==> flow/design.v <==
module mult32x32_fast_arith (
    input logic clk,              
    input logic reset,            
    input logic [31:0] a,         
    input logic [31:0] b,         
    input logic [1:0] a_sel,      
    input logic b_sel,            
    input logic [2:0] shift_sel,  
    input logic upd_prod,         
    input logic clr_prod,         
    output logic a_msb_is_0,      
    output logic b_msw_is_0,      
    output logic [63:0] product   
);
    logic [7:0] a_out;
    logic [15:0] b_out;
    logic [24:0] multi_out;
    logic [63:0] shift_out;
    logic [63:0] adder_out;
    logic [63:0] ff_out;
    assign a_msb_is_0 = ~|a[31:24];  
    assign b_msw_is_0 = ~|b[31:16];  
    always_comb begin
        case (a_sel)
            2'd0: a_out = a[7:0];
            2'd1: a_out = a[15:8];
            2'd2: a_out = a[23:16];
            2'd3: a_out = a[31:24];
            default: a_out = 8'd0;
        endcase
    end
    always_comb begin
        case (b_sel)
            1'b0: b_out = b[15:0];
            1'b1: b_out = b[31:16];
            default: b_out = 16'd0;
        endcase
    end
    always_comb begin
        multi_out = b_out * a_out;
    end
    always_comb begin
        case (shift_sel)
            3'd0: shift_out = multi_out << 0;
            3'd1: shift_out = multi_out << 8;
            3'd2: shift_out = multi_out << 16;
            3'd3: shift_out = multi_out << 24;
            3'd4: shift_out = multi_out << 32;
            3'd5: shift_out = multi_out << 40;
            default: shift_out = 64'd0;
        endcase
    end
    always_comb begin
        adder_out = shift_out + ff_out;
    end
    always_ff @(posedge clk or posedge reset) begin
        if (reset) begin
            ff_out <= '0;
        end else begin
            if (clr_prod) begin
                ff_out <= '0;
            end else if (upd_prod) begin
                ff_out <= adder_out;
            end 
        end 
    end
   assign product = ff_out;
endmodule
module mult32x32_fast_fsm (
    input logic clk,               
    input logic reset,             
    input logic start,             
    input logic a_msb_is_0,        
    input logic b_msw_is_0,        
    output logic busy,             
    output logic [1:0] a_sel,      
    output logic b_sel,            
    output logic [2:0] shift_sel,  
    output logic upd_prod,         
    output logic clr_prod          
);
    typedef enum {
        idle_st,
        a0_b0_st,
        a1_b0_st,
        a2_b0_st,
        a3_b0_st,
        a0_b1_st,
        a1_b1_st,
        a2_b1_st,
        a3_b1_st
      } sm_type;
    sm_type current_state;
    sm_type next_state;
    always_ff @(posedge clk, posedge reset) begin
        if (reset == 1'b1) begin
            current_state <= idle_st;
        end
        else begin
            current_state <= next_state;
        end
    end
    always_comb begin
        next_state = current_state;
        busy = 1'b1;
        a_sel = 2'b00;
        b_sel = 1'b0;
        shift_sel = 3'b000;  
        upd_prod = 1'b1;
        clr_prod = 1'b0;
        case (current_state)
            idle_st: begin
                busy = 1'b0;
                if (start == 1'b1) begin
                    next_state = a0_b0_st;
                    upd_prod = 1'b0;
                    clr_prod = 1'b1;
                end
                else begin
                    upd_prod = 1'b0;
                    clr_prod = 1'b0;
                end
            end
            a0_b0_st: begin
                next_state = a1_b0_st;
                shift_sel = 3'b000;  
            end
            a1_b0_st: begin
                next_state = a2_b0_st;
                a_sel = 2'b01;
                shift_sel = 3'b001;  
            end
            a2_b0_st: begin
                a_sel = 2'b10;
                shift_sel = 3'b010;  
                if (a_msb_is_0 == 1'b1) begin
                    if (b_msw_is_0 == 1'b1) begin
                        next_state = idle_st;
                    end
                    else begin
                        next_state = a0_b1_st;
                    end
                end
                else begin
                    next_state = a3_b0_st;
                end
            end
            a3_b0_st: begin
                a_sel = 2'b11;
                shift_sel = 3'b011;  
                if (b_msw_is_0 == 1'b1) begin
                    next_state = idle_st;
                end
                else begin
                    next_state = a0_b1_st;
                end
            end
            a0_b1_st: begin
                next_state = a1_b1_st;
                a_sel = 2'b00;
                b_sel = 1'b1;
                shift_sel = 3'b010;  
            end
            a1_b1_st: begin
                next_state = a2_b1_st;
                a_sel = 2'b01;
                b_sel = 1'b1;
                shift_sel = 3'b011;  
            end
            a2_b1_st: begin
                a_sel = 2'b10;
                b_sel = 1'b1;
                shift_sel = 3'b100;  
                if (a_msb_is_0 == 1'b1) begin
                    next_state = idle_st;
                end
                else begin
                    next_state = a3_b1_st;
                end
            end
            a3_b1_st: begin
                a_sel = 2'b11;
                b_sel = 1'b1;
                shift_sel = 3'b101;  
                busy = 1'b1;
                if (start == 0) begin
                    next_state = idle_st;
                end
                else begin
                    next_state = a0_b0_st;
                    upd_prod = 1'b0;
                    clr_prod = 1'b1;
                end
            end
        endcase
    end
endmodule
module mult32x32_fast (
    input logic clk,             
    input logic reset,           
    input logic start,           
    input logic [31:0] a,        
    input logic [31:0] b,        
    output logic busy,           
    output logic [63:0] product  
);
    logic [1:0] a_sel;
    logic b_sel;
    logic [2:0] shift_sel;
    logic upd_prod;
    logic clr_prod;
    logic a_msb_is_0;
    logic b_msw_is_0;
    mult32x32_fast_fsm f_fsm_m(
        .clk(clk),
        .reset(reset),
        .start(start),
        .busy(busy),
        .a_sel(a_sel),
        .b_sel(b_sel),
        .shift_sel(shift_sel),
        .upd_prod(upd_prod),
        .clr_prod(clr_prod),
        .a_msb_is_0(a_msb_is_0),
        .b_msw_is_0(b_msw_is_0)
    );
    mult32x32_fast_arith f_arith_m(
        .clk(clk),
        .reset(reset),
        .a(a),
        .b(b),
        .a_sel(a_sel),
        .b_sel(b_sel),
        .shift_sel(shift_sel),
        .upd_prod(upd_prod),
        .clr_prod(clr_prod),
        .a_msb_is_0(a_msb_is_0),
        .b_msw_is_0(b_msw_is_0),
        .product(product)
    );
endmodule
==> flow/run.sh <==
#!/bin/bash
# the make line also repeats each setting of config.mk as NAME=value (left out here)
make -C /OpenROAD-flow-scripts/flow DESIGN_CONFIG=/design/flow/config.mk WORK_HOME=/design/flow/orfs CLKGATE_MAP_FILE= finish
==> flow/config.mk <==
export PLATFORM = sky130hd
export DESIGN_NAME = mult32x32_fast
export DESIGN_NICKNAME = mult32x32_fast
export VERILOG_FILES = /design/flow/design.v
export SDC_FILE = /design/flow/constraint.sdc
export NUM_CORES = 4
export LEC_CHECK = 0
export CAP_MARGIN = 20
export CORE_MARGIN = 2
export CORE_UTILIZATION = 40
export SLEW_MARGIN = 20
==> flow/constraint.sdc <==
create_clock -name core_clock -period 14.5 [get_ports {clk}]
set_input_delay 2.9000 -clock core_clock [delete_from_list [all_inputs] [get_ports {clk}]]
set_output_delay 2.9000 -clock core_clock [all_outputs]
set_load 0.01 [all_outputs]
==> results of run 1 <==
==> routing by layer <==
layer	global-route usage (%)	vias up
met1	33.8	5252
met2	39.4	395
li1	-	5195
met4	4.45	0
met3	3.69	47
met5	0	-
==> area by class of cell <==
class	count	area, um^2	share of cell area [%]
Clock buffer	9	225	1.69
Clock inverter	7	103	0.768
Inverter	121	455	3.41
Multi-Input combinational cell	1167	8840	66.2
Sequential cell	73	1830	13.7
Tap cell	378	473	3.54
Timing Repair Buffer	147	1440	10.7
==> through the flow <==
stage / utilization [%] / cell area (um^2) / instances / worst slack [ns]
2_1_floorplan: - / 11400 / 1421 / 4.11
3_3_place_gp: 46.6 / 13000 / 1886 / 2.19
3_5_place_dp: 46.6 / 13000 / 1886 / 2.23
4_1_cts: 47.8 / 13400 / 1902 / 2.54
5_1_grt: 47.8 / 13400 / 1902 / 2.21
6_report: 47.8 / 13400 / 1902 / 2.80
==> impl_metrics.env, run 1 <==
# flow metrics
export IMPL_status="finished clean"
export IMPL_wirelength_mm=36.0
export IMPL_root_buffer="clkbuf_16"
export IMPL_antenna_cells=0
export IMPL_clk_latency_ns=0.36
export IMPL_min_from="f_fsm_m.current_state[5]$_DFF_PP0_"
export IMPL_hold_violations=0
export IMPL_hold_end="f_fsm_m.current_state[3]$_DFF_PP0_"
export IMPL_fin_crit_ns=11.70
export IMPL_r2r_start="f_fsm_m.current_state[1]$_DFF_PP0_"
export IMPL_netlist_cell_type_count=80
export IMPL_tns_ns=0
export IMPL_route_detailed_drc=0
export IMPL_edf_count=0
export IMPL_synth_cells_yosys=1421
export IMPL_area_growth_synth_to_final_pct=17.1
export IMPL_yosysSeqAreaShare_pct=16.0
export IMPL_worst_pin_slew_ns=0.947
export IMPL_grt_setup_unrepaired="no"
export IMPL_flop_cell="dfrtp_1"
export IMPL_num_vias=10900
export IMPL_grt_start_max_net_pins=84
export IMPL_die_w_um=173
export IMPL_netlist_area_mm2=0.0114
export IMPL_viasPerCell=5.73
export IMPL_ys_sh_mux_pct=1.85
export IMPL_nets=1778
export IMPL_crit_fanout=16
export IMPL_wl_met1_mm=16.4
export IMPL_reg2reg_setup_slack_ns=4.34
export IMPL_dr_wl_met2_mm=16.8
export IMPL_start_kind="input port"
export IMPL_clock_sinks=73
export IMPL_ys_area_mm2=0.0114
export IMPL_logic_family="adder cells"
export IMPL_startpoint="a[30]"
export IMPL_cts_inserted_buffers=9
export IMPL_crit_top_cell="fa_1"
export IMPL_crit_path_end="f_arith_m.ff_out[61]$_DFFE_PP0P_"
export IMPL_fp_nets=1680
export IMPL_openroad_warnings=26
export IMPL_synth_area_leader_cell="dfrtp_1"
export IMPL_critPathBufInv=4
export IMPL_rows=61
export IMPL_io_pins=132
export IMPL_ys_sh_aoi_pct=24.0
export IMPL_syn_inst=1421
export IMPL_coreArea_mm2=0.0279
export IMPL_port_buffer_count=131
export IMPL_wl_per_cell_um=18.9
export IMPL_ys_sh_xor_pct=5.98
export IMPL_cts_resized=0
export IMPL_worstHoldPathCells=0
export IMPL_antenna_found_initial=0
export IMPL_whs_ns=0.348
export IMPL_ys_ff=73
export IMPL_ant_nets=0
export IMPL_r2r_end="f_arith_m.ff_out[61]$_DFFE_PP0P_"
export IMPL_setup_violations=0
export IMPL_slew_headroom_pct=36.4
export IMPL_die_area_mm2=0.0299
export IMPL_clock_skew_ns=0.0142
export IMPL_postSynth_asyncResetShare_pct=100
export IMPL_fill_cells=2747
export IMPL_die_h_um=173
export IMPL_grt_pass1_wl_mm=58.3
export IMPL_cts_tree="yes"
export IMPL_topCellsByArea="dfrtp_1 (16%), fa_1 (15%), ha_1 (12%), nor2_1 (6.4%), nand2_1 (4.7%)"
export IMPL_cp_top_family="AND-OR/OR-AND gates"
export IMPL_wl_met3_mm=2.18
export IMPL_slowest_delay_ns=0.61
export IMPL_path_depth=33
export IMPL_required_ns=14.75
export IMPL_report_final_slew_viol_count=0
export IMPL_cts_clk_slew_worst_paths_ns=0.07
export IMPL_worstRegToRegCells=32
export IMPL_clock_path_buffers=2
export IMPL_syn_area_per_cell_um2=8.03
export IMPL_fmax_mhz=85.5
export IMPL_cp_end_kind="flop"
export IMPL_cts_setup_buffers=0
export IMPL_hold_path_class="reg2reg"
export IMPL_fin_crit_sh_pct=80.7
export IMPL_path_class="in2reg"
export IMPL_cp_arrival_ns=11.95
export IMPL_place_congestion=0.905
export IMPL_routed_top_layer="met4"
export IMPL_ys_sh_adder_pct=26.6
export IMPL_ys_sh_simple_pct=18.6
export IMPL_fp_util_pct=40.9
export IMPL_synth_top_area_share_pct=15.8
export IMPL_drv_cap=0
export IMPL_hold_buffers=0
export IMPL_top_cells_by_count="nor2_1 (195), nand2_1 (143), inv_1 (121)"
export IMPL_drtPass1Iterations=5
export IMPL_grt_ovfl_total=0
export IMPL_grt_pass1_vias=10600
export IMPL_grt_use_total_pct=24.0
export IMPL_slowest_stage="o21ai_2"
export IMPL_yosysWarnings=2
export IMPL_htreeDepth=3
export IMPL_top_cell="nor2_1"
export IMPL_dp_hpwl_mm=28.1
export IMPL_drt_iter0_drc=761
==> run 2, diff against run 1 <==
CORE_UTILIZATION = 65   (was 40)
CTS_CLUSTER_DIAMETER = 370   (was default)
CTS_CLUSTER_SIZE = 60   (was default)
HOLD_SLACK_MARGIN = -0.09   (was default)
PLACE_DENSITY_LB_ADDON = 0.02   (was default)
SETUP_SLACK_MARGIN = 2.18   (was default)
TNS_END_PERCENT = 5   (was default)
clock period = 7.42 ns   (was 14.5 ns; I/O delays follow)
==> run 2 against run 1 <==
Effect of this change:
- area after synthesis did not move
- die area fell by 38%
- the flow now stops in clock tree synthesis (4_1_cts)
- synthesized cell count did not move
==> impl_metrics.env, run 2 <==
# yosys + openroad results
export IMPL_syn_inst=1421
export IMPL_postSynth_asyncResetShare_pct=100
export IMPL_ys_area_mm2=0.0114
export IMPL_yosysWarnings=2
export IMPL_flop_cell="dfrtp_1"
export IMPL_die_area_mm2=0.0186
export IMPL_ys_ff=73
export IMPL_place_congestion=1.10
export IMPL_synth_area_leader_cell="dfrtp_1"
export IMPL_top_cell="nor2_1"
export IMPL_dp_hpwl_mm=37.3
export IMPL_fp_nets=1680
export IMPL_placed_cell_area_mm2=0.0161
export IMPL_ys_sh_mux_pct=1.85
export IMPL_dp_slack_ns=-2.39
export IMPL_ys_sh_adder_pct=26.6
export IMPL_ys_sh_aoi_pct=24.0
export IMPL_netlist_area_mm2=0.0114
export IMPL_synth_cells_yosys=1421
export IMPL_logic_family="adder cells"
export IMPL_status="stopped before the end"
export IMPL_syn_area_per_cell_um2=8.03
export IMPL_ys_sh_simple_pct=18.6
export IMPL_ys_sh_xor_pct=5.98
export IMPL_edf_count=0
export IMPL_top_cells_by_count="nor2_1 (195), nand2_1 (143), inv_1 (121)"
export IMPL_synth_top_area_share_pct=15.8
export IMPL_port_buffer_count=131
export IMPL_die_w_um=137
export IMPL_topCellsByArea="dfrtp_1 (16%), fa_1 (15%), ha_1 (12%), nor2_1 (6.4%), nand2_1 (4.7%)"
export IMPL_lastStage="clock tree synthesis (4_1_cts)"
export IMPL_rows=48
export IMPL_netlist_cell_type_count=80
export IMPL_first_error="[ERROR DPL-0038] Utilization greater than 100%, impossible to legalize"
export IMPL_io_pins=132
export IMPL_die_h_um=137
export IMPL_yosysSeqAreaShare_pct=16.0
export IMPL_coreArea_mm2=0.0172
export IMPL_fp_util_pct=66.2
export IMPL_place_inst=2104
run 2: stage by stage:
step	TNS, ns	utilization (%)
after global placement	-76.11	93.2
after floorplan	-18.86	-
after detailed placement	-94.71	93.2
==> run 3, diff against run 2 <==
CORE_UTILIZATION = 58   (was 65)
CTS_CLUSTER_DIAMETER = default   (was 370)
CTS_CLUSTER_SIZE = 72   (was 60)
HOLD_SLACK_MARGIN = -0.1   (was -0.09)
PLACE_DENSITY_LB_ADDON = default   (was 0.02)
SETUP_SLACK_MARGIN = -0.49   (was 2.18)
clock period = 8.6 ns   (was 7.42 ns; I/O delays follow)
==> run 3 against run 2 <==
Effect of this change:
- now fails the layout checks on negative setup slack
- die area rose by 12%
- area after synthesis did not move
- synthesized cell count did not move
==> impl_metrics.env, run 3 <==
# flow metrics
export IMPL_path_depth=34
export IMPL_io_pins=132
export IMPL_whs_ns=0.365
export IMPL_setup_ws_ns=-0.707
export IMPL_synth_top_area_share_pct=15.8
export IMPL_grt_ovfl_total=0
export IMPL_netlist_area_mm2=0.0114
export IMPL_wirelength_mm=42.2
export IMPL_ys_ff=73
export IMPL_min_from="f_fsm_m.current_state[5]$_DFF_PP0_"
export IMPL_drtPass1Iterations=6
export IMPL_required_ns=8.90
export IMPL_die_h_um=144
export IMPL_hold_violations=0
export IMPL_place_inst=2123
export IMPL_start_kind="input port"
export IMPL_checkFailReasons="negative setup slack"
export IMPL_fp_util_pct=58.8
export IMPL_topCellsByArea="dfrtp_1 (16%), fa_1 (15%), ha_1 (12%), nor2_1 (6.4%), nand2_1 (4.7%)"
export IMPL_top_cell="nor2_1"
export IMPL_worstRegToRegCells=38
export IMPL_synth_cells_yosys=1421
export IMPL_setup_violations=42
export IMPL_antenna_found_initial=0
export IMPL_ant_nets=0
export IMPL_path_class="in2reg"
export IMPL_flop_cell="dfrtp_1"
export IMPL_ys_sh_simple_pct=18.6
export IMPL_htreeDepth=3
export IMPL_ys_sh_xor_pct=5.98
export IMPL_edf_count=0
export IMPL_fill_cells=1163
export IMPL_fin_crit_sh_pct=108
export IMPL_clk_latency_ns=0.36
export IMPL_die_w_um=144
export IMPL_slowest_stage="fa_1"
export IMPL_route_detailed_drc=0
export IMPL_ys_sh_aoi_pct=24.0
export IMPL_place_congestion=1.03
export IMPL_syn_area_per_cell_um2=8.03
export IMPL_worstHoldPathCells=0
export IMPL_netlist_cell_type_count=80
export IMPL_status="complete, but fails checks"
export IMPL_cp_top_family="AND-OR/OR-AND gates"
export IMPL_openroad_warnings=30
export IMPL_drv_cap=0
export IMPL_slowest_delay_ns=0.56
export IMPL_fin_crit_ns=9.31
export IMPL_port_buffer_count=131
export IMPL_cp_arrival_ns=9.61
export IMPL_yosysWarnings=2
export IMPL_ys_sh_mux_pct=1.85
export IMPL_fin_cells=2155
export IMPL_num_vias=13100
export IMPL_fp_nets=1680
export IMPL_hold_end="f_fsm_m.current_state[3]$_DFF_PP0_"
export IMPL_cts_tree="yes"
export IMPL_cts_inserted_buffers=9
export IMPL_utilization_pct=86.0
export IMPL_die_area_mm2=0.0208
export IMPL_area_growth_synth_to_final_pct=46.2
export IMPL_r2r_end="f_arith_m.ff_out[45]$_DFFE_PP0P_"
export IMPL_worst_pin_slew_ns=1.02
export IMPL_wl_per_cell_um=19.6
export IMPL_postSynth_asyncResetShare_pct=100
export IMPL_report_final_slew_viol_count=0
export IMPL_crit_path_end="f_arith_m.ff_out[45]$_DFFE_PP0P_"
export IMPL_grt_use_total_pct=38.7
export IMPL_logic_family="adder cells"
export IMPL_critPathBufInv=8
export IMPL_syn_inst=1421
export IMPL_ys_area_mm2=0.0114
export IMPL_top_cells_by_count="nor2_1 (195), nand2_1 (143), inv_1 (121)"
export IMPL_crit_top_cell="buf_4"
export IMPL_clock_skew_ns=0.00990
export IMPL_clock_path_buffers=2
export IMPL_ys_sh_adder_pct=26.6
export IMPL_viasPerCell=6.08
export IMPL_grt_setup_unrepaired="yes"
export IMPL_synth_area_leader_cell="dfrtp_1"
export IMPL_dp_hpwl_mm=31.6
export IMPL_fmax_mhz=107
export IMPL_crit_fanout=8
export IMPL_clock_sinks=73
export IMPL_cts_clk_slew_worst_paths_ns=0.07
export IMPL_nets=2144
export IMPL_yosysSeqAreaShare_pct=16.0
export IMPL_hold_buffers=0
export IMPL_startpoint="a[28]"
export IMPL_rows=51
export IMPL_grt_pass1_wl_mm=62.9
export IMPL_drt_iter0_drc=1176
export IMPL_root_buffer="clkbuf_16"
export IMPL_reg2reg_setup_slack_ns=-0.22
export IMPL_grt_pass1_vias=12600
export IMPL_antenna_cells=0
export IMPL_slew_headroom_pct=31.7
export IMPL_cp_end_kind="flop"
export IMPL_hold_path_class="reg2reg"
export IMPL_r2r_start="f_fsm_m.current_state[3]$_DFF_PP0_"
export IMPL_grt_start_max_net_pins=83
export IMPL_coreArea_mm2=0.0194
run 3: repair_timing:
item,4_1_cts,5_1_grt
pin swaps,35,49
buffers inserted,9,12
gates resized,70,81
endpoints found under the setup margin,37,40
run 3: final cells by class:
type,instances,area (um^2),area share [%]
clock buffers,9,225,1.35
clock inverters,7,78.8,0.472
inverters,121,454,2.72
multi-input cells,1167,9520,57.0
flip-flops and latches,73,1830,11.0
well taps,265,332,1.99
repair buffers,513,4250,25.5
run 3: per-stage QoR:
step / setup TNS [ns] / setup WS (ns) / instance area [um^2]
2_1_floorplan: -4.80 / -0.490 / 11400
3_3_place_gp: -42.06 / -1.26 / 15500
3_5_place_dp: -48.35 / -1.41 / 15600
4_1_cts: -16.82 / -0.650 / 16200
5_1_grt: -33.58 / -1.11 / 16700
6_report: -20.13 / -0.707 / 16700
run 3: metal layers:
layer	GRT usage, %	routed length (um)	vias to the layer above
met5	0	0	-
met4	16.5	1980	0
met3	6.62	3590	168
met2	65.6	20200	695
met1	48.7	16500	6310
li1	-	-	5929
==> run 4, diff against run 3 <==
ABC_AREA = 1   (was default)
CORE_UTILIZATION = 72   (was 58)
CTS_CLUSTER_DIAMETER = 371   (was default)
CTS_CLUSTER_SIZE = 98   (was 72)
HOLD_SLACK_MARGIN = default   (was -0.1)
PLACE_DENSITY = 0.39   (was default)
SETUP_SLACK_MARGIN = -0.36   (was -0.49)
TNS_END_PERCENT = default   (was 5)
clock period = 8.22 ns   (was 8.6 ns; I/O delays follow)
==> run 4 against run 3 <==
Effect of this change:
- the run now fails in global routing (5_1_grt)
- synthesized cell count is 46% higher
- area after synthesis is 14% higher
- die area is 8.2% lower
==> impl_metrics.env, run 4 <==
# yosys + openroad results
export IMPL_flop_cell="dfrtp_1"
export IMPL_ys_area_mm2=0.0130
export IMPL_postSynth_asyncResetShare_pct=100
export IMPL_netlist_cell_type_count=56
export IMPL_topCellsByArea="nand2_1 (17%), dfrtp_1 (14%), fa_1 (13%), ha_1 (10%), inv_1 (9.8%)"
export IMPL_hold_buffers=0
export IMPL_synth_top_area_share_pct=16.8
export IMPL_syn_inst=2071
export IMPL_first_error="[ERROR GRT-0232] Routing congestion too high. Check the congestion heatmap in the GUI."
export IMPL_ys_sh_adder_pct=23.4
export IMPL_io_pins=132
export IMPL_ys_sh_xor_pct=1.08
export IMPL_grt_use_total_pct=104
export IMPL_lastStage="global routing (5_1_grt)"
export IMPL_htreeDepth=3
export IMPL_fp_util_pct=72.7
export IMPL_cts_inserted_buffers=9
export IMPL_port_buffer_count=131
export IMPL_coreArea_mm2=0.0178
export IMPL_clock_sinks=73
export IMPL_rows=49
export IMPL_ys_sh_aoi_pct=15.4
export IMPL_placed_cell_area_mm2=0.0161
export IMPL_place_congestion=1.15
export IMPL_fp_nets=2330
export IMPL_die_area_mm2=0.0191
export IMPL_die_h_um=138
export IMPL_synth_area_leader_cell="nand2_1"
export IMPL_edf_count=0
export IMPL_dp_hpwl_mm=42.0
export IMPL_die_w_um=138
export IMPL_top_cell="nand2_1"
export IMPL_clock_path_buffers=2
export IMPL_cts_setup_buffers=0
export IMPL_logic_family="simple AND/OR/NAND/NOR gates"
export IMPL_synth_cells_yosys=2071
export IMPL_ys_sh_simple_pct=33.8
export IMPL_place_inst=2630
export IMPL_netlist_area_mm2=0.0130
export IMPL_ys_ff=73
export IMPL_yosysSeqAreaShare_pct=14.1
export IMPL_status="stopped before the end"
export IMPL_yosysWarnings=2
export IMPL_top_cells_by_count="nand2_1 (580), inv_1 (338), nor2_1 (311)"
export IMPL_root_buffer="clkbuf_16"
export IMPL_ys_sh_mux_pct=0.463
export IMPL_syn_area_per_cell_um2=6.27
export IMPL_grt_ovfl_total=2227
-- run 4: layer usage --
| layer | track usage (%) | GRT overflow |
|---|---|---|
| met5 | 19.8 | 0 |
| met4 | 115 | 401 |
| met3 | 70.6 | 12 |
| met2 | 146 | 1796 |
| met1 | 92.0 | 18 |
-- run 4: through the flow --
step                      setup WS (ns)  utilization [%]  TNS [ns]
after floorplan                   0.916                -         0
after global placement           -0.449             90.4    -12.57
after CTS                        -0.327             92.3     -9.97
after detailed placement         -0.718             90.4    -26.72
-- run 4: what timing repair did --
item	in CTS
gates resized	7
endpoints found under the setup margin	11
pin swaps	1
endpoints found under the hold margin	0
==> run 5, diff against run 4 <==
CORE_ASPECT_RATIO = 1.27   (was default)
CORE_MARGIN = 3   (was 2)
CORE_UTILIZATION = 40   (was 72)
CTS_CLUSTER_DIAMETER = default   (was 371)
CTS_CLUSTER_SIZE = default   (was 98)
GPL_ROUTABILITY_DRIVEN = 0   (was default)
MAX_ROUTING_LAYER = met4   (was default)
PLACE_DENSITY = default   (was 0.39)
SETUP_SLACK_MARGIN = default   (was -0.36)
clock period = 11.0 ns   (was 8.22 ns; I/O delays follow)
==> run 5 against run 4 <==
Effect of this change:
- die area grew 81%
- synthesized cell count did not move
- area after synthesis unchanged
- the run now finishes clean
==> impl_metrics.env, run 5 <==
# flow metrics
export IMPL_ys_sh_adder_pct=23.4
export IMPL_edf_count=0
export IMPL_hold_buffers=0
export IMPL_die_h_um=209
export IMPL_hold_violations=0
export IMPL_status="finished clean"
export IMPL_yosysSeqAreaShare_pct=14.1
export IMPL_cp_arrival_ns=10.17
export IMPL_r2r_end="f_arith_m.ff_out[59]$_DFFE_PP0P_"
export IMPL_slew_headroom_pct=36.0
export IMPL_netlist_area_mm2=0.0130
export IMPL_tns_ns=0
export IMPL_antenna_found_initial=0
export IMPL_fp_nets=2330
export IMPL_fp_util_pct=41.1
export IMPL_io_pins=132
export IMPL_htreeDepth=3
export IMPL_openroad_warnings=26
export IMPL_cp_top_family="adder cells"
export IMPL_routed_top_layer="met4"
export IMPL_hold_path_class="reg2reg"
export IMPL_required_ns=11.26
export IMPL_clk_latency_ns=0.38
export IMPL_ys_sh_aoi_pct=15.4
export IMPL_synth_area_leader_cell="nand2_1"
export IMPL_hold_end="f_fsm_m.current_state[3]$_DFF_PP0_"
export IMPL_grt_setup_unrepaired="no"
export IMPL_worstHoldPathCells=0
export IMPL_cts_tree="yes"
export IMPL_wl_met1_mm=18.1
export IMPL_die_w_um=166
export IMPL_worst_pin_slew_ns=0.955
export IMPL_syn_inst=2071
export IMPL_ant_nets=0
export IMPL_top_cell="nand2_1"
export IMPL_placed_cell_area_mm2=0.0146
export IMPL_die_area_mm2=0.0347
export IMPL_cts_clk_slew_worst_paths_ns=0.07
export IMPL_wl_per_cell_um=18.0
export IMPL_syn_area_per_cell_um2=6.27
export IMPL_drtPass1Iterations=5
export IMPL_postSynth_asyncResetShare_pct=100
export IMPL_wirelength_mm=46.9
export IMPL_drt_iter0_drc=949
export IMPL_top_cells_by_count="nand2_1 (580), inv_1 (338), nor2_1 (311)"
export IMPL_grt_ovfl_total=0
export IMPL_route_detailed_drc=0
export IMPL_r2r_start="f_fsm_m.current_state[4]$_DFF_PP0_"
export IMPL_slowest_stage="xor2_1"
export IMPL_cp_end_kind="flop"
export IMPL_crit_fanout=14
export IMPL_wl_met3_mm=2.55
export IMPL_grt_use_total_pct=27.9
export IMPL_root_buffer="clkbuf_16"
export IMPL_fin_area_mm2=0.0149
export IMPL_clock_sinks=73
export IMPL_synth_cells_yosys=2071
export IMPL_cts_inserted_buffers=9
export IMPL_yosysWarnings=2
export IMPL_report_final_slew_viol_count=0
export IMPL_fin_crit_sh_pct=90.2
export IMPL_rows=73
export IMPL_grt_pass1_vias=14300
export IMPL_ys_sh_mux_pct=0.463
export IMPL_cts_resized=0
export IMPL_dr_wl_met2_mm=23.0
export IMPL_ys_sh_simple_pct=33.8
export IMPL_start_kind="input port"
export IMPL_slowest_delay_ns=0.61
export IMPL_critPathBufInv=6
export IMPL_drv_cap=0
export IMPL_fin_crit_ns=9.92
export IMPL_grt_start_max_net_pins=74
export IMPL_synth_top_area_share_pct=16.8
export IMPL_netlist_cell_type_count=56
export IMPL_port_buffer_count=131
export IMPL_whs_ns=0.350
export IMPL_ys_sh_xor_pct=1.08
export IMPL_crit_path_end="f_arith_m.ff_out[59]$_DFFE_PP0P_"
export IMPL_coreArea_mm2=0.0316
export IMPL_antenna_cells=0
export IMPL_grt_pass1_wl_mm=75.1
export IMPL_cts_setup_buffers=0
export IMPL_topCellsByArea="nand2_1 (17%), dfrtp_1 (14%), fa_1 (13%), ha_1 (10%), inv_1 (9.8%)"
export IMPL_num_vias=14100
export IMPL_setup_violations=0
export IMPL_fmax_mhz=101
export IMPL_reg2reg_setup_slack_ns=2.27
export IMPL_dp_hpwl_mm=39.2
export IMPL_crit_top_cell="nand2_1"
export IMPL_path_class="in2reg"
export IMPL_min_from="f_fsm_m.current_state[5]$_DFF_PP0_"
export IMPL_path_depth=32
export IMPL_ys_area_mm2=0.0130
export IMPL_flop_cell="dfrtp_1"
export IMPL_startpoint="a[30]"
export IMPL_viasPerCell=5.44
export IMPL_ys_ff=73
export IMPL_logic_family="simple AND/OR/NAND/NOR gates"
export IMPL_clock_skew_ns=0.0139
export IMPL_clock_path_buffers=2
export IMPL_nets=2442
export IMPL_area_growth_synth_to_final_pct=15.1
export IMPL_worstRegToRegCells=33
==> run 5: through the flow <==
step                setup WS [ns]  cells  util (%)
floorplan                    3.14   2071         -
global placement            0.946   2584      46.3
detailed placement          0.975   2584      46.3
CTS                          1.30   2600      47.2
global route                0.710   2600      47.2
finish                       1.08   2600      47.2
==> run 5: layout make-up <==
class	instances	area, um^2
Timing Repair Buffer	134	1340
Tap cell	412	515
Clock buffer	10	239
Sequential cell	73	1830
Fill cell	3434	16700
Clock inverter	6	51.3
Multi-Input combinational cell	1617	9640
Inverter	348	1320
==> run 5: per-layer routing <==
metal,global-route usage (%),up-vias
met5,-,-
met4,16.6,0
met3,3.58,199
met2,48.3,562
met1,30.6,6546
li1,-,6840
==> run 6, diff against run 5 <==
CAP_MARGIN = 15   (was 20)
CELL_PAD_IN_SITES_DETAIL_PLACEMENT = 2   (was default)
CORE_ASPECT_RATIO = 0.89   (was 1.27)
CORE_MARGIN = 2   (was 3)
CORE_UTILIZATION = 44   (was 40)
CTS_CLUSTER_DIAMETER = 210   (was default)
GPL_ROUTABILITY_DRIVEN = default   (was 0)
GPL_TIMING_DRIVEN = 0   (was default)
HOLD_SLACK_MARGIN = -0.05   (was default)
MIN_ROUTING_LAYER = met2   (was default)
PLACE_DENSITY_LB_ADDON = 0.23   (was default)
SLEW_MARGIN = 0   (was 20)
TNS_END_PERCENT = 50   (was default)
clock period = 9.5 ns   (was 11.0 ns; I/O delays follow)
==> run 6 against run 5 <==
Effect of this change:
- the flow now stops in detailed placement (3_5_place_dp)
- die area decreased by 11%
- area after synthesis unchanged
- synthesized cell count unchanged
==> impl_metrics.env, run 6 <==
# yosys + openroad results
export IMPL_ys_sh_adder_pct=23.4
export IMPL_die_h_um=166
export IMPL_rows=59
export IMPL_ys_sh_mux_pct=0.463
export IMPL_lastStage="detailed placement (3_5_place_dp)"
export IMPL_ys_sh_xor_pct=1.08
export IMPL_fp_nets=2330
export IMPL_coreArea_mm2=0.0292
export IMPL_synth_cells_yosys=2071
export IMPL_fp_util_pct=44.5
export IMPL_ys_sh_aoi_pct=15.4
export IMPL_netlist_area_mm2=0.0130
export IMPL_edf_count=0
export IMPL_status="stopped before the end"
export IMPL_logic_family="simple AND/OR/NAND/NOR gates"
export IMPL_top_cells_by_count="nand2_1 (580), inv_1 (338), nor2_1 (311)"
export IMPL_yosysWarnings=2
export IMPL_ys_ff=73
export IMPL_postSynth_asyncResetShare_pct=100
export IMPL_synth_top_area_share_pct=16.8
export IMPL_ys_area_mm2=0.0130
export IMPL_die_w_um=186
export IMPL_die_area_mm2=0.0309
export IMPL_first_error="[ERROR DPL-0033] detailed placement checks failed during check placement."
export IMPL_syn_inst=2071
export IMPL_port_buffer_count=131
export IMPL_io_pins=132
export IMPL_ys_sh_simple_pct=33.8
export IMPL_syn_area_per_cell_um2=6.27
export IMPL_yosysSeqAreaShare_pct=14.1
export IMPL_topCellsByArea="nand2_1 (17%), dfrtp_1 (14%), fa_1 (13%), ha_1 (10%), inv_1 (9.8%)"
export IMPL_synth_area_leader_cell="nand2_1"
export IMPL_flop_cell="dfrtp_1"
export IMPL_netlist_cell_type_count=56
export IMPL_top_cell="nand2_1"
export IMPL_place_congestion=1.09
## run 6: stage by stage
stage          hold slack, ns  area, um^2  setup WS, ns  TNS [ns]
2_1_floorplan           0.331       13000          1.94         0
3_3_place_gp            0.332       14800        -0.673     -4.91
==> run 7, diff against run 6 <==
ABC_AREA = default   (was 1)
CELL_PAD_IN_SITES_DETAIL_PLACEMENT = default   (was 2)
CORE_ASPECT_RATIO = 1.63   (was 0.89)
CORE_UTILIZATION = 40   (was 44)
CTS_CLUSTER_DIAMETER = default   (was 210)
GPL_TIMING_DRIVEN = default   (was 0)
MAX_ROUTING_LAYER = default   (was met4)
MIN_ROUTING_LAYER = default   (was met2)
SLEW_MARGIN = 20   (was 0)
==> run 7 against run 6 <==
Effect of this change:
- now clean on timing, DRC and antenna
- area after synthesis fell by 12%
- die area shrank 3.0%
- synthesized cell count decreased by 31%
==> impl_metrics.env, run 7 <==
# flow metrics
export IMPL_ys_sh_aoi_pct=24.0
export IMPL_path_class="in2reg"
export IMPL_ys_sh_simple_pct=18.6
export IMPL_postSynth_asyncResetShare_pct=100
export IMPL_critPathBufInv=7
export IMPL_cp_top_family="AND-OR/OR-AND gates"
export IMPL_seq_area_mm2=0.00183
export IMPL_grt_ovfl_total=0
export IMPL_wl_per_cell_um=19.6
export IMPL_netlist_area_mm2=0.0114
export IMPL_synth_top_area_share_pct=15.8
export IMPL_worstRegToRegCells=38
export IMPL_port_buffer_count=131
export IMPL_logic_family="adder cells"
export IMPL_openroad_warnings=26
export IMPL_rows=79
export IMPL_start_kind="input port"
export IMPL_fmax_mhz=107
export IMPL_area_growth_synth_to_final_pct=48.5
export IMPL_fin_crit_ns=9.30
export IMPL_synth_cells_yosys=1421
export IMPL_edf_count=0
export IMPL_hold_path_class="reg2reg"
export IMPL_status="finished clean"
export IMPL_top_cells_by_count="nor2_1 (195), nand2_1 (143), inv_1 (121)"
export IMPL_slowest_stage="fa_1"
export IMPL_viasPerCell=5.67
export IMPL_clock_skew_ns=0.00952
export IMPL_root_buffer="clkbuf_16"
export IMPL_reg2reg_setup_slack_ns=0.62
export IMPL_grt_pass1_vias=13100
export IMPL_ant_nets=0
export IMPL_slowest_delay_ns=0.56
export IMPL_setup_violations=0
export IMPL_synth_area_leader_cell="dfrtp_1"
export IMPL_fin_crit_sh_pct=97.9
export IMPL_clock_path_buffers=2
export IMPL_yosysSeqAreaShare_pct=16.0
export IMPL_path_depth=35
export IMPL_num_vias=12600
export IMPL_crit_top_cell="fa_1"
export IMPL_slew_headroom_pct=38.4
export IMPL_hold_end="f_fsm_m.current_state[3]$_DFF_PP0_"
export IMPL_clk_latency_ns=0.37
export IMPL_fp_nets=1680
export IMPL_crit_fanout=5
export IMPL_r2r_start="f_fsm_m.current_state[1]$_DFF_PP0_"
export IMPL_io_pins=132
export IMPL_flop_cell="dfrtp_1"
export IMPL_coreArea_mm2=0.0284
export IMPL_yosysWarnings=2
export IMPL_cp_arrival_ns=9.56
export IMPL_topCellsByArea="dfrtp_1 (16%), fa_1 (15%), ha_1 (12%), nor2_1 (6.4%), nand2_1 (4.7%)"
export IMPL_report_final_slew_viol_count=0
export IMPL_die_area_mm2=0.0299
export IMPL_cp_end_kind="flop"
export IMPL_place_congestion=0.987
export IMPL_ys_sh_mux_pct=1.85
export IMPL_route_detailed_drc=0
export IMPL_grt_use_total_pct=28.9
export IMPL_syn_inst=1421
export IMPL_ys_sh_adder_pct=26.6
export IMPL_ys_ff=73
export IMPL_drtPass1Iterations=5
export IMPL_worstHoldPathCells=0
export IMPL_grt_pass1_wl_mm=66.8
export IMPL_crit_path_end="f_arith_m.ff_out[62]$_DFFE_PP0P_"
export IMPL_drt_iter0_drc=640
export IMPL_cts_tree="yes"
export IMPL_grt_start_max_net_pins=83
export IMPL_clock_sinks=73
export IMPL_cts_clk_slew_worst_paths_ns=0.07
export IMPL_nets=2114
export IMPL_whs_ns=0.353
export IMPL_drv_cap=0
export IMPL_syn_area_per_cell_um2=8.03
export IMPL_hold_buffers=0
export IMPL_ys_area_mm2=0.0114
export IMPL_netlist_cell_type_count=80
export IMPL_r2r_end="f_arith_m.ff_out[62]$_DFFE_PP0P_"
export IMPL_hold_violations=0
export IMPL_cts_inserted_buffers=9
export IMPL_die_h_um=220
export IMPL_utilization_pct=59.8
export IMPL_htreeDepth=3
export IMPL_fill_cells=2503
export IMPL_comb_area_mm2=0.00975
export IMPL_worst_pin_slew_ns=0.924
export IMPL_startpoint="b[6]"
export IMPL_die_w_um=136
export IMPL_wirelength_mm=43.5
export IMPL_top_cell="nor2_1"
export IMPL_required_ns=9.75
export IMPL_ys_sh_xor_pct=5.98
export IMPL_dp_hpwl_mm=34.7
export IMPL_fp_util_pct=40.2
export IMPL_antenna_found_initial=0
export IMPL_min_from="f_fsm_m.current_state[5]$_DFF_PP0_"
[run 7: final cells by class]
cell class,count,area share [%]
diodes,1,0.0148
clock buffers,9,1.33
clock inverters,7,0.413
inverters,121,2.68
multi-input cells,1167,57.5
flip-flops and latches,73,10.8
well taps,364,2.69
repair buffers,483,24.6
[run 7: timing repair]
item / CTS / global route
cloned: 0 / 0
buffers inserted: 9 / 23
setup endpoints to repair: 37 / 37
gates resized: 72 / 192
pin swaps: 39 / 131
endpoints found under the hold margin: 0 / 0
[run 7: through the flow]
step                      setup slack [ns]  instance area [um^2]  cells  TNS, ns
after floorplan                      0.108                 11400   1421        0
after global placement               -1.06                 15300   2177   -27.49
after detailed placement             -1.11                 15300   2177   -30.17
after CTS                          0.00133                 16000   2202        0
after global routing               -0.0257                 17000   2224  -0.0342
final                                0.196                 17000   2225        0
[run 7: routing by layer]
layer	GRT usage, %	part of all wire [%]
met4	18.9	6.6
met5	0	0
met3	3.96	4.5
met1	27.9	34
met2	55.9	55
==> run 8, diff against run 7 <==
CAP_MARGIN = 20   (was 15)
CELL_PAD_IN_SITES_GLOBAL_PLACEMENT = 0   (was default)
CORE_ASPECT_RATIO = 0.91   (was 1.63)
CORE_UTILIZATION = 68   (was 40)
CTS_CLUSTER_DIAMETER = 46   (was default)
CTS_CLUSTER_SIZE = 29   (was default)
GPL_ROUTABILITY_DRIVEN = 1   (was default)
HOLD_SLACK_MARGIN = -0.08   (was -0.05)
PLACE_DENSITY_LB_ADDON = default   (was 0.23)
SETUP_SLACK_MARGIN = 1.52   (was default)
TNS_END_PERCENT = default   (was 50)
clock period = 9.96 ns   (was 9.5 ns; I/O delays follow)
==> run 8 against run 7 <==
Effect of this change:
- the run now fails in clock tree synthesis (4_1_cts)
- synthesized cell count is the same
- die area shrank 40%
- area after synthesis unchanged
==> impl_metrics.env, run 8 <==
# yosys + openroad results
export IMPL_topCellsByArea="dfrtp_1 (16%), fa_1 (15%), ha_1 (12%), nor2_1 (6.4%), nand2_1 (4.7%)"
export IMPL_die_w_um=140
export IMPL_yosysWarnings=2
export IMPL_syn_inst=1421
export IMPL_ys_sh_mux_pct=1.85
export IMPL_ys_sh_xor_pct=5.98
export IMPL_ys_sh_aoi_pct=24.0
export IMPL_fp_util_pct=69.0
export IMPL_ys_area_mm2=0.0114
export IMPL_port_buffer_count=131
export IMPL_rows=45
export IMPL_syn_area_per_cell_um2=8.03
export IMPL_coreArea_mm2=0.0166
export IMPL_die_area_mm2=0.0178
export IMPL_logic_family="adder cells"
export IMPL_dp_hpwl_mm=29.5
export IMPL_ys_ff=73
export IMPL_synth_cells_yosys=1421
export IMPL_ys_sh_simple_pct=18.6
export IMPL_placed_cell_area_mm2=0.0139
export IMPL_netlist_area_mm2=0.0114
export IMPL_io_pins=132
export IMPL_yosysSeqAreaShare_pct=16.0
export IMPL_place_inst=1803
export IMPL_status="stopped before the end"
export IMPL_netlist_cell_type_count=80
export IMPL_ys_sh_adder_pct=26.6
export IMPL_place_congestion=0.991
export IMPL_top_cells_by_count="nor2_1 (195), nand2_1 (143), inv_1 (121)"
export IMPL_lastStage="clock tree synthesis (4_1_cts)"
export IMPL_synth_area_leader_cell="dfrtp_1"
export IMPL_flop_cell="dfrtp_1"
export IMPL_die_h_um=128
export IMPL_top_cell="nor2_1"
export IMPL_first_error="[ERROR DPL-0033] detailed placement checks failed during check placement."
export IMPL_edf_count=0
export IMPL_fp_nets=1680
export IMPL_postSynth_asyncResetShare_pct=100
export IMPL_synth_top_area_share_pct=15.8
## run 8: through the flow
| step | setup WS [ns] | setup TNS [ns] |
|---|---|---|
| detailed placement | -0.297 | -1.91 |
| floorplan | 1.24 | 0 |
| global placement | -0.0393 | -0.0924 |
==> run 9, diff against run 8 <==
CAP_MARGIN = 5   (was 20)
CELL_PAD_IN_SITES_GLOBAL_PLACEMENT = 2   (was 0)
CORE_ASPECT_RATIO = 0.6   (was 0.91)
CORE_MARGIN = 7   (was 2)
CORE_UTILIZATION = 24   (was 68)
CTS_CLUSTER_DIAMETER = 283   (was 46)
CTS_CLUSTER_SIZE = 18   (was 29)
GPL_ROUTABILITY_DRIVEN = 0   (was 1)
HOLD_SLACK_MARGIN = 0.03   (was -0.08)
MAX_ROUTING_LAYER = met4   (was default)
MIN_ROUTING_LAYER = met2   (was default)
PLACE_DENSITY = 0.51   (was default)
clock period = 11.8 ns   (was 9.96 ns; I/O delays follow)
==> run 9 against run 8 <==
Effect of this change:
- now clean on timing, DRC and antenna
- die area rose to 3.0 times the previous value
- area after synthesis stayed put
- synthesized cell count did not move
==> impl_metrics.env, run 9 <==
# flow metrics
export IMPL_status="finished clean"
export IMPL_dp_hpwl_mm=40.0
export IMPL_cp_end_kind="flop"
export IMPL_fmax_mhz=99.3
export IMPL_rows=61
export IMPL_grt_use_total_pct=30.2
export IMPL_wl_per_cell_um=24.1
export IMPL_port_buffer_count=131
export IMPL_ys_sh_mux_pct=1.85
export IMPL_ys_sh_simple_pct=18.6
export IMPL_syn_inst=1421
export IMPL_cts_inserted_buffers=9
export IMPL_ys_ff=73
export IMPL_ant_nets=0
export IMPL_grt_setup_unrepaired="no"
export IMPL_worst_pin_slew_ns=1.33
export IMPL_synth_area_leader_cell="dfrtp_1"
export IMPL_path_class="in2reg"
export IMPL_synth_cells_yosys=1421
export IMPL_openroad_warnings=26
export IMPL_placed_cell_area_mm2=0.0137
export IMPL_route_detailed_drc=0
export IMPL_area_growth_synth_to_final_pct=39.5
export IMPL_cts_clk_slew_worst_paths_ns=0.07
export IMPL_slowest_delay_ns=0.60
export IMPL_root_buffer="clkbuf_16"
export IMPL_worstHoldPathCells=0
export IMPL_fin_crit_ns=10.07
export IMPL_grt_start_max_net_pins=84
export IMPL_path_depth=35
export IMPL_clock_path_buffers=2
export IMPL_critPathBufInv=7
export IMPL_fin_crit_sh_pct=85.4
export IMPL_fill_cells=4915
export IMPL_hold_path_class="reg2reg"
export IMPL_hold_end="f_fsm_m.current_state[3]$_DFF_PP0_"
export IMPL_report_final_slew_viol_count=0
export IMPL_htreeDepth=3
export IMPL_slowest_stage="or4_4"
export IMPL_ys_sh_xor_pct=5.98
export IMPL_synth_top_area_share_pct=15.8
export IMPL_yosysWarnings=2
export IMPL_io_pins=132
export IMPL_ys_area_mm2=0.0114
export IMPL_crit_top_cell="fa_1"
export IMPL_crit_path_end="f_arith_m.ff_out[59]$_DFFE_PP0P_"
export IMPL_start_kind="input port"
export IMPL_required_ns=12.07
export IMPL_fp_util_pct=24.5
export IMPL_whs_ns=0.348
export IMPL_netlist_cell_type_count=80
export IMPL_drtPass1Iterations=6
export IMPL_edf_count=0
export IMPL_clk_latency_ns=0.39
export IMPL_grt_ovfl_total=0
export IMPL_comb_area_mm2=0.0101
export IMPL_syn_area_per_cell_um2=8.03
export IMPL_die_area_mm2=0.0541
export IMPL_tns_ns=0
export IMPL_cp_top_family="adder cells"
export IMPL_logic_family="adder cells"
export IMPL_drv_cap=0
export IMPL_topCellsByArea="dfrtp_1 (16%), fa_1 (15%), ha_1 (12%), nor2_1 (6.4%), nand2_1 (4.7%)"
export IMPL_hold_violations=0
export IMPL_cp_arrival_ns=10.35
export IMPL_ys_sh_aoi_pct=24.0
export IMPL_postSynth_asyncResetShare_pct=100
export IMPL_viasPerCell=7.02
export IMPL_min_from="f_fsm_m.current_state[5]$_DFF_PP0_"
export IMPL_die_h_um=183
export IMPL_slew_headroom_pct=10.6
export IMPL_num_vias=15900
export IMPL_seq_area_mm2=0.00183
export IMPL_antenna_found_initial=0
export IMPL_nets=1882
export IMPL_utilization_pct=34.2
export IMPL_setup_violations=0
export IMPL_wirelength_mm=54.7
export IMPL_reg2reg_setup_slack_ns=1.96
export IMPL_crit_fanout=7
export IMPL_clock_sinks=73
export IMPL_flop_cell="dfrtp_1"
export IMPL_top_cells_by_count="nor2_1 (195), nand2_1 (143), inv_1 (121)"
export IMPL_cts_tree="yes"
export IMPL_drt_iter0_drc=1696
export IMPL_fin_area_mm2=0.0159
export IMPL_grt_pass1_wl_mm=77.3
export IMPL_yosysSeqAreaShare_pct=16.0
export IMPL_startpoint="a[11]"
export IMPL_grt_pass1_vias=18100
export IMPL_ys_sh_adder_pct=26.6
export IMPL_die_w_um=296
export IMPL_netlist_area_mm2=0.0114
export IMPL_top_cell="nor2_1"
export IMPL_r2r_end="f_arith_m.ff_out[59]$_DFFE_PP0P_"
export IMPL_clock_skew_ns=0.00792
export IMPL_coreArea_mm2=0.0466
export IMPL_r2r_start="f_fsm_m.current_state[1]$_DFF_PP0_"
export IMPL_worstRegToRegCells=35
export IMPL_fp_nets=1680
==> run 9: metrics by stage <==
step,setup WS (ns),instances
after global placement,0.0607,2186
after CTS,1.52,2218
after detailed placement,0.0186,2186
after global routing,1.46,2258
final,1.73,2263
after floorplan,1.95,1421
==> run 9: what timing repair did <==
action,4_1_cts,5_1_grt
gates resized,72,254
pin swaps,21,132
endpoints found under the hold margin,0,0
hold buffers,0,0
cloned,0,4
setup buffers,16,36
endpoints found under the setup margin,33,43
==> run 9: layer usage <==
| layer | vias to the layer above | track usage (%) | share of wire [%] |
|---|---|---|---|
| li1 | 5346 | - | - |
| met3 | 203 | 52.7 | 56 |
| met5 | - | - | 0 |
| met2 | 4719 | 26.0 | 42 |
| met4 | 0 | 3.64 | 2.6 |
| met1 | 5614 | - | 0 |
==> run 9: cell type report <==
| class | instances | share of cell area (%) |
|---|---|---|
| multi-input cells | 1167 | 63.4 |
| repair buffers | 251 | 15.4 |
| flip-flops and latches | 73 | 11.5 |
| well taps | 630 | 4.95 |
| inverters | 121 | 2.86 |
| clock buffers | 11 | 1.52 |
| clock inverters | 5 | 0.346 |
| diodes | 5 | 0.0785 |
==> run 10, diff against run 9 <==
ABC_AREA = 1   (was default)
CAP_MARGIN = 0   (was 5)
CELL_PAD_IN_SITES_GLOBAL_PLACEMENT = default   (was 2)
CORE_ASPECT_RATIO = 0.5   (was 0.6)
CORE_MARGIN = 9   (was 7)
CORE_UTILIZATION = 40   (was 24)
CTS_CLUSTER_DIAMETER = 96   (was 283)
CTS_CLUSTER_SIZE = 15   (was 18)
GPL_ROUTABILITY_DRIVEN = default   (was 0)
HOLD_SLACK_MARGIN = 0.14   (was 0.03)
MAX_ROUTING_LAYER = default   (was met4)
MIN_ROUTING_LAYER = default   (was met2)
PLACE_DENSITY = default   (was 0.51)
PLACE_DENSITY_LB_ADDON = 0.04   (was default)
SETUP_SLACK_MARGIN = -0.85   (was 1.52)
TNS_END_PERCENT = 10   (was default)
clock period = 9.5 ns   (was 11.8 ns; I/O delays follow)
==> run 10 against run 9 <==
Effect of this change:
- clock skew is 0.0045 ns higher
- worst hold slack worse by 0.0020 ns
- first-iteration DRC count is 29% lower
- sequential cell count stayed put
- count of clock-buffer cells in the layout stayed put
- synthesized cell count is 46% higher
- highest routed layer unchanged
==> impl_metrics.env, run 10 <==
# flow metrics
export IMPL_flop_cell="dfrtp_1"
export IMPL_netlist_cell_type_count=56
export IMPL_nets=2484
export IMPL_drt_iter0_drc=1199
export IMPL_fin_area_mm2=0.0153
export IMPL_root_buffer="clkbuf_16"
export IMPL_syn_area_per_cell_um2=6.27
export IMPL_cts_tree="yes"
export IMPL_cp_top_family="adder cells"
export IMPL_viasPerCell=5.23
export IMPL_setup_violations=0
export IMPL_synth_top_area_share_pct=16.8
export IMPL_drtPass1Iterations=6
export IMPL_antenna_cells=0
export IMPL_placed_cell_area_mm2=0.0150
export IMPL_die_h_um=145
export IMPL_hold_buffers=0
export IMPL_coreArea_mm2=0.0318
export IMPL_topCellsByArea="nand2_1 (17%), dfrtp_1 (14%), fa_1 (13%), ha_1 (10%), inv_1 (9.8%)"
export IMPL_num_vias=13900
export IMPL_grt_start_max_net_pins=72
export IMPL_cp_arrival_ns=9.38
export IMPL_slew_headroom_pct=40.5
export IMPL_report_final_slew_viol_count=0
export IMPL_route_detailed_drc=0
export IMPL_clock_sinks=73
export IMPL_r2r_start="f_fsm_m.current_state[1]$_DFF_PP0_"
export IMPL_clock_path_buffers=2
export IMPL_top_cell="nand2_1"
export IMPL_dp_hpwl_mm=43.5
export IMPL_ys_sh_xor_pct=1.08
export IMPL_cts_clk_slew_worst_paths_ns=0.07
export IMPL_reg2reg_setup_slack_ns=1.23
export IMPL_worst_pin_slew_ns=0.891
export IMPL_min_from="f_fsm_m.current_state[5]$_DFF_PP0_"
export IMPL_hold_end="f_fsm_m.current_state[3]$_DFF_PP0_"
export IMPL_openroad_warnings=26
export IMPL_area_growth_synth_to_final_pct=17.6
export IMPL_wirelength_mm=51.3
export IMPL_fmax_mhz=110
export IMPL_ys_sh_aoi_pct=15.4
export IMPL_startpoint="b[3]"
export IMPL_fp_util_pct=40.8
export IMPL_comb_area_mm2=0.00964
export IMPL_grt_pass1_wl_mm=80.3
export IMPL_fp_nets=2330
export IMPL_seq_area_mm2=0.00183
export IMPL_crit_fanout=7
export IMPL_worstHoldPathCells=0
export IMPL_whs_ns=0.346
export IMPL_yosysSeqAreaShare_pct=14.1
export IMPL_path_depth=32
export IMPL_antenna_found_initial=0
export IMPL_yosysWarnings=2
export IMPL_cts_setup_buffers=0
export IMPL_port_buffer_count=131
export IMPL_place_congestion=0.943
export IMPL_drv_cap=0
export IMPL_die_w_um=273
export IMPL_clk_latency_ns=0.37
export IMPL_ys_area_mm2=0.0130
export IMPL_netlist_area_mm2=0.0130
export IMPL_ys_sh_adder_pct=23.4
export IMPL_slowest_stage="fa_1"
export IMPL_logic_family="simple AND/OR/NAND/NOR gates"
export IMPL_fin_crit_ns=9.12
export IMPL_io_pins=132
export IMPL_hold_path_class="reg2reg"
export IMPL_ys_ff=73
export IMPL_ys_sh_simple_pct=33.8
export IMPL_crit_path_end="f_arith_m.ff_out[63]$_DFFE_PP0P_"
export IMPL_ys_sh_mux_pct=0.463
export IMPL_crit_top_cell="inv_1"
export IMPL_top_cells_by_count="nand2_1 (580), inv_1 (338), nor2_1 (311)"
export IMPL_ant_nets=0
export IMPL_required_ns=9.76
export IMPL_htreeDepth=3
export IMPL_hold_violations=0
export IMPL_rows=46
export IMPL_fill_cells=3416
export IMPL_start_kind="input port"
export IMPL_grt_ovfl_total=0
export IMPL_syn_inst=2071
export IMPL_cts_inserted_buffers=9
export IMPL_worstRegToRegCells=32
export IMPL_postSynth_asyncResetShare_pct=100
export IMPL_edf_count=0
export IMPL_synth_cells_yosys=2071
export IMPL_status="finished clean"
export IMPL_wl_per_cell_um=19.3
export IMPL_r2r_end="f_arith_m.ff_out[63]$_DFFE_PP0P_"
export IMPL_grt_use_total_pct=25.8
export IMPL_slowest_delay_ns=0.55
export IMPL_cts_resized=0
export IMPL_cp_end_kind="flop"
export IMPL_clock_skew_ns=0.0124
export IMPL_die_area_mm2=0.0396
export IMPL_grt_pass1_vias=13700
export IMPL_critPathBufInv=8
export IMPL_path_class="in2reg"
export IMPL_fin_crit_sh_pct=96.0
export IMPL_synth_area_leader_cell="nand2_1"
## run 10: cell type report
cell class / instances / share of cell area (%)
well taps: 432 / 3.54
repair buffers: 176 / 10.8
clock inverters: 5 / 0.213
multi-input cells: 1617 / 63.2
clock buffers: 11 / 1.59
flip-flops and latches: 73 / 12.0
inverters: 348 / 8.64
## run 10: metrics by stage
| step | setup WS (ns) | std cells | TNS, ns | util (%) |
|---|---|---|---|---|
| detailed placement | 0.225 | 2646 | 0 | 47.1 |
| global route | -0.141 | 2662 | -0.341 | 47.9 |
| floorplan | 1.94 | 2071 | 0 | - |
| CTS | 0.561 | 2662 | 0 | 47.9 |
| global placement | 0.172 | 2646 | 0 | 47.1 |
| finish | 0.381 | 2662 | 0 | 47.9 |
## run 10: metal layers
| layer | vias up | track usage, % | wire length [um] |
|---|---|---|---|
| met1 | 6530 | 36.3 | 24400 |
| met3 | 60 | 3.95 | 3020 |
| met5 | - | 0 | 0 |
| met4 | 0 | 5.52 | 1000 |
| met2 | 426 | 41.1 | 22800 |
| li1 | 6911 | - | - |
==> run 11, diff against run 10 <==
ABC_AREA = default   (was 1)
CAP_MARGIN = 20   (was 0)
CELL_PAD_IN_SITES_DETAIL_PLACEMENT = 1   (was default)
CELL_PAD_IN_SITES_GLOBAL_PLACEMENT = 2   (was default)
CORE_ASPECT_RATIO = default   (was 0.5)
CORE_MARGIN = 2   (was 9)
CORE_UTILIZATION = 50   (was 40)
CTS_CLUSTER_DIAMETER = default   (was 96)
CTS_CLUSTER_SIZE = default   (was 15)
GPL_ROUTABILITY_DRIVEN = 1   (was default)
GPL_TIMING_DRIVEN = 0   (was default)
HOLD_SLACK_MARGIN = 0.11   (was 0.14)
MAX_ROUTING_LAYER = met4   (was default)
SETUP_SLACK_MARGIN = default   (was -0.85)
SLEW_MARGIN = 35   (was 20)
TNS_END_PERCENT = default   (was 10)
clock period = 14.2 ns   (was 9.5 ns; I/O delays follow)
==> run 11 against run 10 <==
Effect of this change:
- the flow now stops in global placement (3_3_place_gp)
- area after synthesis is 12% lower
- synthesized cell count is 31% lower
- die area down 39%
==> impl_metrics.env, run 11 <==
# yosys + openroad results
export IMPL_netlist_area_mm2=0.0114
export IMPL_logic_family="adder cells"
export IMPL_topCellsByArea="dfrtp_1 (16%), fa_1 (15%), ha_1 (12%), nor2_1 (6.4%), nand2_1 (4.7%)"
export IMPL_ys_ff=73
export IMPL_ys_sh_mux_pct=1.85
export IMPL_ys_sh_xor_pct=5.98
export IMPL_status="stopped before the end"
export IMPL_yosysSeqAreaShare_pct=16.0
export IMPL_synth_area_leader_cell="dfrtp_1"
export IMPL_lastStage="global placement (3_3_place_gp)"
export IMPL_die_h_um=155
export IMPL_syn_area_per_cell_um2=8.03
export IMPL_rows=55
export IMPL_postSynth_asyncResetShare_pct=100
export IMPL_flop_cell="dfrtp_1"
export IMPL_ys_sh_adder_pct=26.6
export IMPL_edf_count=0
export IMPL_ys_sh_aoi_pct=24.0
export IMPL_fp_nets=1680
export IMPL_synth_cells_yosys=1421
export IMPL_synth_top_area_share_pct=15.8
export IMPL_io_pins=132
export IMPL_die_w_um=155
export IMPL_syn_inst=1421
export IMPL_top_cells_by_count="nor2_1 (195), nand2_1 (143), inv_1 (121)"
export IMPL_first_error="[ERROR FLW-0024] Place density exceeds 1.0 (current PLACE_DENSITY_LB_ADDON =  0.04). Please check if the value of  PLACE_DENSITY_LB_ADDON is between 0 and 0.99."
export IMPL_yosysWarnings=2
export IMPL_fp_util_pct=50.7
export IMPL_die_area_mm2=0.0241
export IMPL_ys_area_mm2=0.0114
export IMPL_ys_sh_simple_pct=18.6
export IMPL_coreArea_mm2=0.0225
export IMPL_top_cell="nor2_1"
export IMPL_netlist_cell_type_count=80
